==> flow/design.v <==
module axi_stream_insert_header #(
    parameter DATA_WD = 32,
    parameter DATA_BYTE_WD = DATA_WD / 8,
    parameter BYTE_CNT_WD = $clog2(DATA_BYTE_WD)
) (
    input clk,
    input rst_n,
    input valid_in,
    input [DATA_WD-1 : 0] data_in,
    input [DATA_BYTE_WD-1 : 0] keep_in,
    input last_in,
    output ready_in,
    output valid_out,
    output [DATA_WD-1 : 0] data_out,
    output [DATA_BYTE_WD-1 : 0] keep_out,
    output last_out,
    input ready_out,
    input valid_insert,
    input [DATA_WD-1 : 0] header_insert,
    input [DATA_BYTE_WD-1 : 0] keep_insert,
    input [BYTE_CNT_WD : 0] byte_insert_cnt,
    output ready_insert
);
function [BYTE_CNT_WD:0]count_1;
    input [DATA_BYTE_WD-1:0] data_in;
    reg [BYTE_CNT_WD:0]cnt,n;
begin
    cnt=0;
    for (n=0;n<DATA_BYTE_WD; n=n+1) begin
        if(data_in[n])
            cnt = cnt+1'b1; 
            count_1 =cnt;
    end
end
endfunction
localparam IDEL = 4'b0001;
localparam HAEDER_INSERT = 4'b0010;
localparam WAIT = 4'b0100;
localparam IN_OUT = 4'b1000;
reg [3:0] current_state;
reg [3:0] next_state;
reg [BYTE_CNT_WD : 0] byte_insert_cnt_temp;
reg [DATA_BYTE_WD-1 : 0] keep_insert_temp;
reg [DATA_WD-1:0] mem [0:4];
reg [1:0] addr_in;
reg [1:0] addr_out;
reg[4:0] cnt_temp;
reg [DATA_BYTE_WD-1 : 0] keepin_last;
wire [BYTE_CNT_WD:0] keepin_last_count;
wire [4:0] out_cnt ;
reg [2*DATA_WD-1 : 0] data_out_reg;
reg [2*DATA_BYTE_WD-1 : 0] keep_out_reg;
reg last_out_reg;
reg [4:0]cnt_out_temp;
    assign keepin_last_count = count_1(keepin_last); 
    assign ready_in = (current_state == HAEDER_INSERT || current_state==IN_OUT)?1'b1:1'b0;
    assign ready_insert = (current_state == IDEL)?1'b1:1'b0;
    assign valid_out = (current_state == IN_OUT)?1'b1:1'b0;
    assign out_cnt = (keepin_last_count+byte_insert_cnt_temp>DATA_BYTE_WD)?cnt_temp+1'b1:cnt_temp; 
    always @(posedge clk or negedge rst_n) begin
        if(!rst_n)begin
            current_state <= IDEL;
        end else begin
            current_state <= next_state;
        end
    end
    always @(*) begin
        next_state = IDEL;
        case (current_state)
            IDEL:begin
                if(valid_insert && ready_insert) 
                    next_state = HAEDER_INSERT;
                else 
                    next_state = IDEL;     
            end
            HAEDER_INSERT:begin
                if(ready_out && addr_in == 2'd3) 
                    next_state = IN_OUT;
                else if(addr_in == 2'd3)
                    next_state = WAIT; 
                else
                    next_state = HAEDER_INSERT;     
            end
            WAIT:begin
                if(valid_in && ready_out) 
                    next_state = IN_OUT;
                else 
                    next_state = WAIT;     
            end
            IN_OUT:begin
                if(last_out) 
                    next_state = IDEL;
                else 
                    next_state = IN_OUT;     
            end
            default: next_state = IDEL;
        endcase    
    end
    always @(posedge clk or negedge rst_n) begin
        if(!rst_n)begin
            byte_insert_cnt_temp <= 'b0;
            keep_insert_temp <= 'b0;
        end else if(valid_insert && ready_insert) begin
            byte_insert_cnt_temp <= byte_insert_cnt; 
            keep_insert_temp <= keep_insert;
        end else begin
            byte_insert_cnt_temp <= byte_insert_cnt_temp;
            keep_insert_temp <= keep_insert_temp;
        end
    end
    integer k;
    always @(posedge clk or negedge rst_n) begin
        if(!rst_n)begin
            addr_in <= 2'd0;
            cnt_temp <= 5'b0;
            keepin_last <= 'b0; 
            for(k=0;k<=4;k=k+1) 
               mem[k] <= 32'b0;        
        end else if(valid_insert && ready_insert && addr_in==2'd0) begin 
            addr_in <= addr_in + 1'b1;
            mem[addr_in] <= header_insert;
            cnt_temp <= 5'b0;
            keepin_last <= 'b0;
        end else if (valid_in && ready_in && last_in) begin 
            addr_in <= addr_in + 1'b1;
            mem[addr_in] <= data_in;
            cnt_temp <= cnt_temp + 1'b1;
            keepin_last <= keep_in;
        end else if (valid_in && ready_in) begin 
            addr_in <= addr_in + 1'b1;
            mem[addr_in] <= data_in;
            cnt_temp <= cnt_temp + 1'b1;
            keepin_last <= keepin_last;
        end else begin
            addr_in <= addr_in;
            cnt_temp <= cnt_temp;
            keepin_last <= keepin_last;
        end
    end
    always @(posedge clk or negedge rst_n) begin
        if(!rst_n)begin
            data_out_reg <= 'b0;
            keep_out_reg <= 'b0;
            last_out_reg <= 1'b0;
            addr_out <= 'b0;
            cnt_out_temp <= 'b0;
        end else if((current_state==HAEDER_INSERT || current_state==WAIT) && next_state == IN_OUT) begin 
            data_out_reg <= {mem[addr_out],mem[addr_out+1]} << (DATA_BYTE_WD - byte_insert_cnt)*8;
            keep_out_reg <= {DATA_BYTE_WD{1'b1}};
            last_out_reg <= 1'b0;
            addr_out <= addr_out + 1'b1;
            cnt_out_temp <= cnt_out_temp+1'b1;
        end else if (valid_out && ready_out) begin
            data_out_reg <= {mem[addr_out],mem[addr_out+1]} << (DATA_BYTE_WD - byte_insert_cnt)*8; 
            addr_out <= addr_out + 1'b1;
            cnt_out_temp <= cnt_out_temp+1'b1;
            if (cnt_out_temp == out_cnt-1'b1) begin
            last_out_reg <= 1'b1;
            keep_out_reg <= {keep_insert_temp,keepin_last} << (DATA_BYTE_WD - byte_insert_cnt);            
            end else begin                                                                                                                                           
            last_out_reg <= 1'b0;
            keep_out_reg <= {DATA_BYTE_WD{1'b1}};               
            end
        end else begin
            data_out_reg <= data_out_reg;
            keep_out_reg <= keep_out_reg;
            last_out_reg <= 1'b0;
            addr_out <= 'b0;
            cnt_out_temp <= 'b0;
        end
    end
    assign data_out = data_out_reg[2*DATA_WD-1:DATA_WD];
    assign keep_out = (out_cnt == cnt_temp)?keep_out_reg[2*DATA_BYTE_WD-1:DATA_BYTE_WD]:keep_out_reg[DATA_BYTE_WD-1:0];
    assign last_out = last_out_reg;
endmodule
make LEC_CHECK=0 ABC_AREA=0 CAP_MARGIN=20 CELL_PAD_IN_SITES_DETAIL_PLACEMENT=0 CORE_MARGIN=2 CORE_UTILIZATION=70 CTS_CLUSTER_DIAMETER=322 CTS_CLUSTER_SIZE=62 GPL_ROUTABILITY_DRIVEN=1 HOLD_SLACK_MARGIN=0.28 SETUP_SLACK_MARGIN=0.58 SLEW_MARGIN=20 finish   # period 2.25 ns
run.sh (not shown) runs the stock make flow with config.mk's settings and CLKGATE_MAP_FILE=.
The starting point stopped in clock tree synthesis, error DPL-0038.
Edit:
Settings changed: ABC_AREA 0 to unset, CELL_PAD_IN_SITES_DETAIL_PLACEMENT 0 to unset, CORE_UTILIZATION 70 to 33, CTS_CLUSTER_DIAMETER 322 to unset, CTS_CLUSTER_SIZE 62 to unset, GPL_ROUTABILITY_DRIVEN 1 to unset, HOLD_SLACK_MARGIN 0.28 to unset, PLACE_DENSITY set to 0.6, SETUP_SLACK_MARGIN 0.58 to unset.
Clock period 2.25 ns to 7.52 ns, I/O delays scaled along.
Outcome: This time the run completed without violations. Die area grows by 110%. Synthesized area is unchanged. Synthesized cell count does not change.
Edit:
Settings changed: ABC_AREA set to 1, CORE_UTILIZATION 33 to 68, CTS_CLUSTER_SIZE set to 98.
Clock period 7.52 ns to 3.23 ns, I/O delays scaled along.
What happened: This time the run finished but fails on negative setup slack. Non-clock buffer count climbs by 41. Wire length climbs by 4.0%. Sequential share of layout area drops by 2.5 points. Worst setup slack got worse by 2300 ps. Combinational power climbs to 3.0 times its value. Register-to-register slack got worse by 3800 ps.
Edit:
Settings changed: CORE_UTILIZATION 68 to 42, CTS_CLUSTER_DIAMETER set to 338, CTS_CLUSTER_SIZE 98 to 100.
Clock period 3.23 ns to 5.5 ns, I/O delays scaled along.
With this change the flow went through all stages and came out clean.
Via count falls by roughly a tenth.
Critical path depth falls by 1.
Cell count rises by a few percent.
Total power falls by well over a third.
Non-clock buffer count falls by 36.
Setup slack is better by 1200 ps.
Global-route usage falls by 15 points.
Power is estimated from default activity; no workload was simulated.
